// CORDIC_tanInv_sqrt
module CORDIC_tanInv_sqrt(
    output [15:0] X0,   
    output [15:0] Y0,   
    output [15:0] Z0,   
    input  [15:0] Xin,
    input  [15:0] Yin,
    input  [15:0] Zin,   
    input  clk
);
Settings: LEC_CHECK=0, CAP_MARGIN=20, CELL_PAD_IN_SITES_GLOBAL_PLACEMENT=1, CORE_ASPECT_RATIO=0.92, CORE_MARGIN=7, CORE_UTILIZATION=55, CTS_CLUSTER_DIAMETER=219, CTS_CLUSTER_SIZE=19, GPL_TIMING_DRIVEN=0, MAX_ROUTING_LAYER=met4, SETUP_SLACK_MARGIN=0.88, SLEW_MARGIN=5; clock period 3.8 ns.
run.sh (not shown) runs the stock make flow with config.mk's settings and CLKGATE_MAP_FILE=.
Edit:
- CELL_PAD_IN_SITES_GLOBAL_PLACEMENT: 1 -> unset
- CORE_ASPECT_RATIO: 0.92 -> unset
- CORE_MARGIN: 7 -> 2
- CORE_UTILIZATION: 55 -> 45
- CTS_CLUSTER_DIAMETER: 219 -> unset
- CTS_CLUSTER_SIZE: 19 -> unset
- GPL_TIMING_DRIVEN: 0 -> unset
- MAX_ROUTING_LAYER: met4 -> unset
- SETUP_SLACK_MARGIN: 0.88 -> unset
- SLEW_MARGIN: 5 -> 20
- clock period: 3.8 -> 7.0 ns (I/O delays scaled with it)
First-iteration DRC count is lower by 1.4%.
Worst setup slack gains 2.6 ns.
Non-clock buffer count decreases by 316.
Final area falls by 6.5%.
Core utilization shrinks by 15 points.
Fmax drops by 17%.
Sequential share of layout area rose by 1.3 points.
Hold slack got worse by 0.0095 ns.
Flip-flop count stays the same.
Edit:
- CAP_MARGIN: 20 -> 15
- CORE_ASPECT_RATIO: unset -> 1.65
- CTS_CLUSTER_DIAMETER: unset -> 361
- GPL_ROUTABILITY_DRIVEN: unset -> 1
- MAX_ROUTING_LAYER: unset -> met4
- SLEW_MARGIN: 20 -> 10
- clock period: 7.0 -> 3.14 ns (I/O delays scaled with it)
Result:
- The new run finished clean
- first-iteration DRC count shrinks by 29%
- non-clock buffer count grows by 471
- die area barely changes
- synthesized area is unchanged
- via count grows by 7.6%
- utilization grows by 3.9 points
- global-route usage grows by 3.1 points
- final cell count grows by 6.5%
Edit:
- CAP_MARGIN: 15 -> 20
- CORE_ASPECT_RATIO: 1.65 -> unset
- CORE_UTILIZATION: 45 -> 70
- CTS_CLUSTER_DIAMETER: 361 -> unset
- GPL_ROUTABILITY_DRIVEN: 1 -> unset
- MAX_ROUTING_LAYER: met4 -> unset
- SLEW_MARGIN: 10 -> 20
- clock period: 3.14 -> 3.41 ns (I/O delays scaled with it)
Effect: Register-to-register slack gets better by 0.04 ns. Non-clock buffer count fell by 394. Global-route usage rose by 6.9 points. Worst hold slack gets better by 0.0099 ns. Setup slack gets better by 0.045 ns. Critical path depth fell by 5. Final area fell by 7.5%. Count of clock-buffer cells in the layout rose by 9. Via count fell by 3.4%.
Edit:
- CORE_UTILIZATION: 70 -> 40
- CTS_CLUSTER_SIZE: unset -> 99
- SETUP_SLACK_MARGIN: unset -> 0.88
- clock period: 3.41 -> 7.0 ns (I/O delays scaled with it)
Effect: The changed run finished with timing, DRC and antenna clean. Worst hold slack barely changes. Synthesized area stays the same. Flip-flop count is unchanged. Die area rose by about 70%. Global-route usage fell by 13 points. Design area rose by about 0.7%. Final cell count rose by 10%. Wire length fell by 3.7%. Core utilization fell by 33 points. Worst setup slack is better by 3.2 ns.

CORDIC_tanInv_sqrt again, from the RTL that the note above started with.
export LEC_CHECK = 0
export CAP_MARGIN = 20
export CELL_PAD_IN_SITES_GLOBAL_PLACEMENT = 0
export CORE_MARGIN = 2
export CORE_UTILIZATION = 40
export GPL_ROUTABILITY_DRIVEN = 1
export GPL_TIMING_DRIVEN = 1
export MIN_ROUTING_LAYER = met1
export SETUP_SLACK_MARGIN = 0.8
export SLEW_MARGIN = 15
export TNS_END_PERCENT = 30
create_clock -name core_clock -period 5.49 [get_ports {clk}]
The starting point produced a clean layout.
Then changed:
- CELL_PAD_IN_SITES_GLOBAL_PLACEMENT: 0 -> unset
- CORE_UTILIZATION: 40 -> 45
- GPL_ROUTABILITY_DRIVEN: 1 -> unset
- GPL_TIMING_DRIVEN: 1 -> unset
- MIN_ROUTING_LAYER: met1 -> unset
- SETUP_SLACK_MARGIN: 0.8 -> unset
- SLEW_MARGIN: 15 -> 20
- TNS_END_PERCENT: 30 -> unset
- clock period: 5.49 -> 3.71 ns (I/O delays scaled with it)
The changed run finished with timing, DRC and antenna clean.
Flip-flop count does not change.
Global-route usage climbs by 2.4 points.
Non-clock buffer count grows by 34.
Worst setup slack got worse by 1400 ps.
Then changed:
- CORE_UTILIZATION: 45 -> 70
- SETUP_SLACK_MARGIN: unset -> 0.91
- TNS_END_PERCENT: unset -> 5
- clock period: 3.71 -> 3.41 ns (I/O delays scaled with it)
After rerunning:
- The new run finished with timing, DRC and antenna clean
- via count grows by 8.6%
- design area grows by about 5%
- maximum frequency grows by about 9%
Then changed:
- CAP_MARGIN: 20 -> 15
- CORE_ASPECT_RATIO: unset -> 1.04
- CTS_CLUSTER_DIAMETER: unset -> 361
- GPL_ROUTABILITY_DRIVEN: unset -> 1
- MAX_ROUTING_LAYER: unset -> met4
- SETUP_SLACK_MARGIN: 0.91 -> unset
- SLEW_MARGIN: 20 -> 10
- TNS_END_PERCENT: 5 -> unset
- clock period: 3.41 -> 2.96 ns (I/O delays scaled with it)
Now the flow reached the layout checks and failed them: setup timing.
Wire length grows by a few percent.
Final area climbs by a few percent.
Worst setup slack loses 410 ps.
Global-route usage rose by 1.7 points.
First-iteration DRC count is higher by about a fifth.
Die size barely changes.
Worst hold slack stays flat.
Via count rose by a few percent.

CORDIC_tanInv_sqrt again, from the RTL that the note above started with.
Settings: LEC_CHECK=0, CAP_MARGIN=15, CORE_ASPECT_RATIO=1.04, CORE_MARGIN=2, CORE_UTILIZATION=72, CTS_CLUSTER_DIAMETER=361, GPL_ROUTABILITY_DRIVEN=1, MAX_ROUTING_LAYER=met4, SLEW_MARGIN=10, TNS_END_PERCENT=5; clock period 2.96 ns.
The first run reached the layout checks and failed them: negative setup slack.
Rerun with:
CORE_ASPECT_RATIO = 0.91   (was 1.04)
CTS_CLUSTER_DIAMETER = 29   (was 361)
CTS_CLUSTER_SIZE = 45   (was unset)
SETUP_SLACK_MARGIN = 0.79   (was unset)
TNS_END_PERCENT = unset   (was 5)
- With this change the flow never finished: it broke off in global routing
- synthesized area stays the same
- die size stays flat
- synthesized cell count stays the same
Rerun with:
CAP_MARGIN = 20   (was 15)
CORE_ASPECT_RATIO = unset   (was 0.91)
CORE_UTILIZATION = 36   (was 72)
CTS_CLUSTER_DIAMETER = unset   (was 29)
CTS_CLUSTER_SIZE = unset   (was 45)
GPL_ROUTABILITY_DRIVEN = unset   (was 1)
MAX_ROUTING_LAYER = unset   (was met4)
SETUP_SLACK_MARGIN = unset   (was 0.79)
SLEW_MARGIN = 20   (was 10)
clock period = 3.71 ns   (was 2.96 ns; I/O delays follow)
Effect: The changed run went through all stages and came out clean; area after synthesis is unchanged; die area goes up by 98%; synthesized cell count stays the same.
Rerun with:
CELL_PAD_IN_SITES_GLOBAL_PLACEMENT = 0   (was unset)
CORE_UTILIZATION = 45   (was 36)
GPL_ROUTABILITY_DRIVEN = 0   (was unset)
GPL_TIMING_DRIVEN = 1   (was unset)
MIN_ROUTING_LAYER = met1   (was unset)
SETUP_SLACK_MARGIN = 0.8   (was unset)
TNS_END_PERCENT = 30   (was unset)
clock period = 5.49 ns   (was 3.71 ns; I/O delays follow)
Result: The changed run ran to the end with no violations; final cell count decreases by 5.4%; synthesized cell count stays the same; setup slack improves by 1500 ps; clock-buffer cell count increases by 9; synthesized area stays the same; cell area decreases by about 1.7%; hold slack stays flat; global-route usage increases by 4.0 points.

The RTL this note starts from:
==> flow/design.v <==
module CORDIC_tanInv_sqrt(
    output [15:0] X0,   
    output [15:0] Y0,   
    output [15:0] Z0,   
    input  [15:0] Xin,
    input  [15:0] Yin,
    input  [15:0] Zin,   
    input  clk
);
    wire signed [15:0] x_reg [15:0];
    wire signed [15:0] y_reg [15:0];
    wire signed [15:0] z_reg [15:0];
    wire [15:0] x_reg_sh [15:0];
    wire [15:0] y_reg_sh [15:0];
    wire [15:0] sum_x [15:0];
    wire [15:0] sum_y [15:0];
    wire [15:0] sum_z [15:0];
    wire [15:0] y_co;
    wire [15:0] alpha[15:0];
    assign alpha[0]  = 16'h1921;
    assign alpha[1]  = 16'h0ed6;
    assign alpha[2]  = 16'h07d6;
    assign alpha[3]  = 16'h03fa;
    assign alpha[4]  = 16'h01ff;
    assign alpha[5]  = 16'h00ff;
    assign alpha[6]  = 16'h007f;
    assign alpha[7]  = 16'h003f;
    assign alpha[8]  = 16'h001f;
    assign alpha[9]  = 16'h000f;
    assign alpha[10] = 16'h0007;
    assign alpha[11] = 16'h0003;
    assign alpha[12] = 16'h0001;
    assign alpha[13] = 16'h0001;
    assign alpha[14] = 16'h0001;
    assign alpha[15] = 16'h0000;
    Register rx0(x_reg[0], Xin, clk);
    Register ry0(y_reg[0], Yin, clk);
    Register rz0(z_reg[0], Zin, clk);
    assign x_reg_sh[0] = x_reg[0] >>> 0;
    assign y_reg_sh[0] = y_reg[0] >>> 0;
    not n0(y_co[0], y_reg[0][15]);   
    adder_sub ax0(sum_x[0], , x_reg[0], y_reg_sh[0], y_reg[0][15]);
    adder_sub ay0(sum_y[0], , y_reg[0], x_reg_sh[0], y_co[0]);
    adder_sub az0(sum_z[0], , z_reg[0], alpha[0], y_reg[0][15]);
    genvar i;
    generate
        for (i=1; i<16; i=i+1) begin : vectoring_stages
            Register rx(x_reg[i], sum_x[i-1], clk);
            Register ry(y_reg[i], sum_y[i-1], clk);
            Register rz(z_reg[i], sum_z[i-1], clk);
            assign x_reg_sh[i] = x_reg[i] >>> i;
            assign y_reg_sh[i] = y_reg[i] >>> i;
            not yn(y_co[i], y_reg[i][15]);
            adder_sub ax(sum_x[i], , x_reg[i], y_reg_sh[i], y_reg[i][15]);
            adder_sub ay(sum_y[i], , y_reg[i], x_reg_sh[i], y_co[i]);
            adder_sub az(sum_z[i], , z_reg[i], alpha[i], y_reg[i][15]);
        end
    endgenerate
    Register rx16(X0, sum_x[15], clk);
    Register ry16(Y0, sum_y[15], clk);
    Register rz16(Z0, sum_z[15], clk);
endmodule
module adder_sub(
    output signed [15:0] sum,
    output               carry,     
    input  signed [15:0] in1,
    input  signed [15:0] in2,
    input                cin        
);
    assign carry = 0;   
    assign sum = cin ? (in1 - in2) : (in1 + in2);
endmodule
module Register(
    output reg [15:0] q,
    input      [15:0] d,
    input             clk
);
    always @(posedge clk) begin
        q <= d;
    end
endmodule
==> flow/config.mk <==
export PLATFORM = sky130hd
export DESIGN_NAME = CORDIC_tanInv_sqrt
export DESIGN_NICKNAME = CORDIC_tanInv_sqrt
export VERILOG_FILES = /design/flow/design.v
export SDC_FILE = /design/flow/constraint.sdc
export NUM_CORES = 4
export LEC_CHECK = 0
export ABC_AREA = 0
export CAP_MARGIN = 20
export CELL_PAD_IN_SITES_GLOBAL_PLACEMENT = 2
export CORE_ASPECT_RATIO = 1.53
export CORE_MARGIN = 8
export CORE_UTILIZATION = 52
export CTS_CLUSTER_SIZE = 54
export MAX_ROUTING_LAYER = met4
export PLACE_DENSITY = 0.52
export SETUP_SLACK_MARGIN = 0.25
export SLEW_MARGIN = 20
==> flow/constraint.sdc <==
create_clock -name core_clock -period 2.15 [get_ports {clk}]
set_input_delay 0.4300 -clock core_clock [delete_from_list [all_inputs] [get_ports {clk}]]
set_output_delay 0.4300 -clock core_clock [all_outputs]
set_load 0.01 [all_outputs]
The baseline finished but fails on setup timing.
==> next run, changes <==
- ABC_AREA: 0 -> not set
- CELL_PAD_IN_SITES_GLOBAL_PLACEMENT: 2 -> not set
- CORE_ASPECT_RATIO: 1.53 -> not set
- CORE_MARGIN: 8 -> 2
- CORE_UTILIZATION: 52 -> 72
- CTS_CLUSTER_SIZE: 54 -> not set
- MAX_ROUTING_LAYER: met4 -> not set
- PLACE_DENSITY: 0.52 -> not set
- SETUP_SLACK_MARGIN: 0.25 -> not set
- clock period: 2.15 -> 3.74 ns (I/O delays scaled with it)
=>
- The changed run completed without violations
- flip-flop count stays the same
- routed wire length drops by a quarter to a third
- synthesized area does not change
- die area goes down by a quarter to a third
- final area drops by a quarter to a third
- non-clock buffer count is lower by 2186
- count of clock-buffer cells in the layout came out higher by 5
==> next run, changes <==
- CORE_UTILIZATION: 72 -> 70
- clock period: 3.74 -> 3.12 ns (I/O delays scaled with it)
The new run finished clean.
Maximum frequency rose by 15%.
Worst setup slack is worse by 0.15 ns.
First-iteration DRC count shrinks by 18%.
Clock-buffer cell count does not change.
Critical path depth is higher by 2.
Synthesized cell count is unchanged.
Wire length grows by 1.7%.
Die size rose by 2.8%.
